==> inputs of branch pepper <==
// cpu_core
module cpu_core(
    input clk,
    input rst,
	 output [5:0] pc_out,
	 input [15:0] instr_out,
	 input [15:0] mem_Data_in,
	 output mem_wr,
	 output mem_rd,
	 output [15:0] reg_Data_2,
	 output [5:0] data_mem_address
    );
	 wire [5:0] pc_target;
	 Program_Counter pc(clk,	rst,		pc_target,		pc_out);
	 wire  [5:0] pc_next;
	 assign pc_next = pc_out + 1;
	 wire [3:0] opcode,		reg_Rs,		reg_Rt,		reg_Rd;
	 wire [15:0] imm_offset;
	 wire [5:0] j_offset;
	 wire [3:0] jeq_offset;
	 wire [7:0] li_offset;
	 assign opcode 		=		instr_out	[15:12];
	 assign reg_Rd 		=		instr_out	[11:8];
	 assign reg_Rs 		=		instr_out	[7:4];
	 assign reg_Rt 		=		instr_out	[3:0];
	 assign imm_offset 	=		instr_out	[3:0]; 
	 assign li_offset		=		instr_out	[7:0];
	 assign j_offset 		=		instr_out	[5:0];
	 assign jeq_offset   = 		instr_out	[11:8];
	 reg [3:0] reg_Rd_mxd;
	 wire reg_dest;
	 wire [15:0] reg_write_Data, reg_Data_1, reg_Write_D, reg_Write_s1, reg_Write_s2;
	 always @(reg_dest or reg_Rd or reg_Rt) begin
		case(reg_dest)
			1'b0 : reg_Rd_mxd  = reg_Rd;
			1'b1 : reg_Rd_mxd  = reg_Rt;
		endcase
	 end
	 Register_File_main reg_file (clk,		rst,		reg_Rs,		reg_Rt,		reg_Rd_mxd,		reg_wr,		reg_Write_D,		reg_Data_1,		reg_Data_2);
	 wire [2:0] alu_op;
	 wire alu_src, op_jump, op_jeq, op_jr, op_cmp, op_mov, op_li, m2r;
	 Control_Unit cu(opcode,		alu_op,		reg_wr,		reg_dest,		alu_src,		op_jump,		op_jeq,		op_jr,	op_cmp,	op_mov,	op_li, 	mem_rd,		mem_wr,		m2r);
	 wire z_flag, agb, bga;
	 reg [15:0] imm_offset_se;
	 always @ (imm_offset) begin
		if(imm_offset[3] == 0) begin
			imm_offset_se <= {12'b000000000000,imm_offset};		 
			end
			else begin 
				imm_offset_se <= {12'b111111111111,imm_offset};	 
			end
	end
	 wire [15:0] alu_Out;
	 assign data_mem_address = alu_Out[5:0];
	 wire [15:0] alu_src_2;
	 MUX2x1 mxalusrc (reg_Data_2,	imm_offset_se,	alu_src,	alu_src_2);
	 ALU_Main alu ( reg_Data_1,	alu_src_2,		alu_op,	z_flag,	alu_Out,		agb,	bga);
	wire [5:0] jr_target, mxj_return;
	assign jr_target = reg_Data_1[5:0];  
	wire j_control;
	assign j_control = op_jump;
	wire [5:0] j_target;
	assign j_target = j_offset[5:0];
	wire jeq_ok;
	wire [5:0] mxjr_return;
	assign jeq_ok = op_jeq & z_flag;
	wire [5:0] jeq_target;
  ...
clock: 11.1 ns
lec_check: 0
abc_area: 1
cap_margin: 35
cell_pad_in_sites_detail_placement: 0
cell_pad_in_sites_global_placement: 1
core_margin: 5
core_utilization: 66
cts_cluster_size: 54
min_routing_layer: met2
setup_slack_margin: -0.15
slew_margin: 20
tns_end_percent: 60
run.sh (not shown) runs the stock make flow with config.mk's settings and CLKGATE_MAP_FILE=.
==> branch violet: changes against branch pepper <==
ABC_AREA = not set   (was 1)
CTS_CLUSTER_SIZE = not set   (was 54)
==> results <==
| metric | branch violet | branch pepper |
|---|---|---|
| Result of the run | aborted with a tool error | aborted with a tool error |
| Last stage reached | global routing | global placement without I/O |
| Core utilization before placement | 66.7% | 67.1% |
| Number of cells in Yosys stat | 2,583 | 3,558 |
| Total die area | 0.0376 mm^2 | 0.0380 mm^2 |
| Synthesized area per cell | 8.63 um^2 | 6.35 um^2 |
| MUX share of area | 8.83% | 0% |
| Yosys simple share | 17.1% | 41.9% |
| Summed instance area of the synthesized netlist | 0.0223 mm^2 | 0.0226 mm^2 |
| Distinct lib cells | 108 | 50 |
| CORE AREA | 0.0334 mm^2 | 0.0337 mm^2 |
| Chip width | 194 um | 195 um |
| Post-synthesis share of cell area spent on full adders, half adders and majority gates | 13.1% | 12.9% |
| Sequential fraction of the synthesis area | 29.4% | 29.0% |
| Area share of the leading cell type in the synthesized netlist | 29.4% | 29.0% |
| Synth Net Count | 2,801 | 3,776 |
| Die outline height | 194 um | 195 um |

* * *

==> quartz <==
cpu_core again, from the RTL that the note above started with.
Settings: LEC_CHECK=0, ABC_AREA=1, CAP_MARGIN=20, CORE_MARGIN=2, CORE_UTILIZATION=64, CTS_CLUSTER_DIAMETER=372, CTS_CLUSTER_SIZE=99, SETUP_SLACK_MARGIN=0.87, SLEW_MARGIN=20; clock period 6.43 ns.
==> inputs of delta, as changes to quartz <==
==> flow/config.mk (replaced) <==
export PLATFORM = sky130hd
export DESIGN_NAME = cpu_core
export DESIGN_NICKNAME = cpu_core
export VERILOG_FILES = /design/flow/design.v
export SDC_FILE = /design/flow/constraint.sdc
export NUM_CORES = 4
export LEC_CHECK = 0
export CAP_MARGIN = 20
export CORE_MARGIN = 2
export CORE_UTILIZATION = 40
export GPL_TIMING_DRIVEN = 0
export HOLD_SLACK_MARGIN = 0.05
export PLACE_DENSITY_LB_ADDON = 0.08
export SLEW_MARGIN = 20
==> flow/constraint.sdc (replaced) <==
create_clock -name core_clock -period 11.0 [get_ports {clk}]
set_input_delay 2.2000 -clock core_clock [delete_from_list [all_inputs] [get_ports {clk}]]
set_output_delay 2.2000 -clock core_clock [all_outputs]
set_load 0.01 [all_outputs]
==> notes <==
Of delta and quartz, delta has the higher die area (gap 56%, measured against quartz). Between quartz and delta, the lower synthesized area is in delta (gap 1.4%, measured against delta). delta finished but fails on setup timing. quartz never finished: it broke off in global routing. In delta the synthesized cell count is lower than in quartz, by about 27%.
==> figures <==
And-or/or-and share of the synthesized area: quartz 6.78%; delta 22.0%
Portion of netlist area occupied by mux cells: quartz 0%; delta 8.83%
Simple Share, Synth: quartz 41.9%; delta 17.1%
Floorplan row count: quartz 68; delta 86
PostCTS Resize Cnt: quartz 601; delta 52
Post-CTS repair timing setup buffer count: quartz 142; delta 8
Status: quartz aborted with a tool error; delta failed layout checks
Failing step: quartz global routing; delta -
Reasons for failing layout checks: quartz -; delta setup timing
Width of the die: quartz 192 um; delta 240 um
Nets in the synthesized netlist: quartz 3776; delta 2801
Placed inst area: quartz 28000 um2; delta 24000 um2
Cell count after placement: quartz 4489; delta 3403
Placeable core region: quartz 34600 um2; delta 55100 um2
Chip height: quartz 192 um; delta 240 um
Estimated wirelength of the detail-placed design: quartz 74500 um; delta 90600 um
Port buffer count: quartz 63; delta 59
Fp_density: quartz 65.3%; delta 40.5%
Mapped Avg Cell Area: quartz 6.35 um2; delta 8.63 um2
Synth Area in XOR/XNOR: quartz 0.775%; delta 2.09%
Library cells used by synthesis: quartz 50; delta 108
Last weighted congestion value of the routability-driven placer: quartz 1.19; delta 1.06

* * *

==> job 4412 <==
cpu_core again, from the RTL that the note above started with.
Design cpu_core, start of the top module:
module cpu_core(
    input clk,
    input rst,
	 output [5:0] pc_out,
	 input [15:0] instr_out,
	 input [15:0] mem_Data_in,
	 output mem_wr,
	 output mem_rd,
	 output [15:0] reg_Data_2,
	 output [5:0] data_mem_address
    );
Settings: LEC_CHECK=0, ABC_AREA=1, CAP_MARGIN=20, CORE_ASPECT_RATIO=0.5, CORE_MARGIN=2, CORE_UTILIZATION=64, CTS_CLUSTER_DIAMETER=372, CTS_CLUSTER_SIZE=99, PLACE_DENSITY=0.38, SETUP_SLACK_MARGIN=1.23, SLEW_MARGIN=20; clock period 6.43 ns.
==> job 660: changes against job 4412 <==
==> flow/config.mk (replaced) <==
export PLATFORM = sky130hd
export DESIGN_NAME = cpu_core
export DESIGN_NICKNAME = cpu_core
export VERILOG_FILES = /design/flow/design.v
export SDC_FILE = /design/flow/constraint.sdc
export NUM_CORES = 4
export LEC_CHECK = 0
export ABC_AREA = 1
export CAP_MARGIN = 20
export CORE_MARGIN = 2
export CORE_UTILIZATION = 72
export CTS_CLUSTER_DIAMETER = 374
export CTS_CLUSTER_SIZE = 99
export SETUP_SLACK_MARGIN = 0.87
export SLEW_MARGIN = 20
==> job 6832: changes against job 4412 <==
==> flow/config.mk (replaced) <==
export PLATFORM = sky130hd
export DESIGN_NAME = cpu_core
export DESIGN_NICKNAME = cpu_core
export VERILOG_FILES = /design/flow/design.v
export SDC_FILE = /design/flow/constraint.sdc
export NUM_CORES = 4
export LEC_CHECK = 0
export CAP_MARGIN = 20
export CORE_MARGIN = 2
export CORE_UTILIZATION = 40
export SLEW_MARGIN = 20
==> flow/constraint.sdc (replaced) <==
create_clock -name core_clock -period 10.9 [get_ports {clk}]
set_input_delay 2.1800 -clock core_clock [delete_from_list [all_inputs] [get_ports {clk}]]
set_output_delay 2.1800 -clock core_clock [all_outputs]
set_load 0.01 [all_outputs]
==> job 3504: changes against job 4412 <==
==> flow/config.mk (replaced) <==
export PLATFORM = sky130hd
export DESIGN_NAME = cpu_core
export DESIGN_NICKNAME = cpu_core
export VERILOG_FILES = /design/flow/design.v
export SDC_FILE = /design/flow/constraint.sdc
export NUM_CORES = 4
export LEC_CHECK = 0
export ABC_AREA = 1
export CAP_MARGIN = 20
export CORE_MARGIN = 2
export CORE_UTILIZATION = 59
export SLEW_MARGIN = 20
==> flow/constraint.sdc (replaced) <==
create_clock -name core_clock -period 6.77 [get_ports {clk}]
set_input_delay 1.3540 -clock core_clock [delete_from_list [all_inputs] [get_ports {clk}]]
set_output_delay 1.3540 -clock core_clock [all_outputs]
set_load 0.01 [all_outputs]
==> comparison <==
- Job 4412 did not get past global routing, error GRT-0116. Job 660 stopped in clock tree synthesis on DPL-0033. Job 3504 stopped in global routing, error GRT-0232. Job 6832 passed the timing, DRC and antenna checks.
- In synthesized cell count, job 4412 and job 3504 do not differ.
- Area after synthesis is the same in job 4412 and job 660.
- Between job 6832 and job 660, the lower die area is in job 660 (gap 76%, measured against job 660).
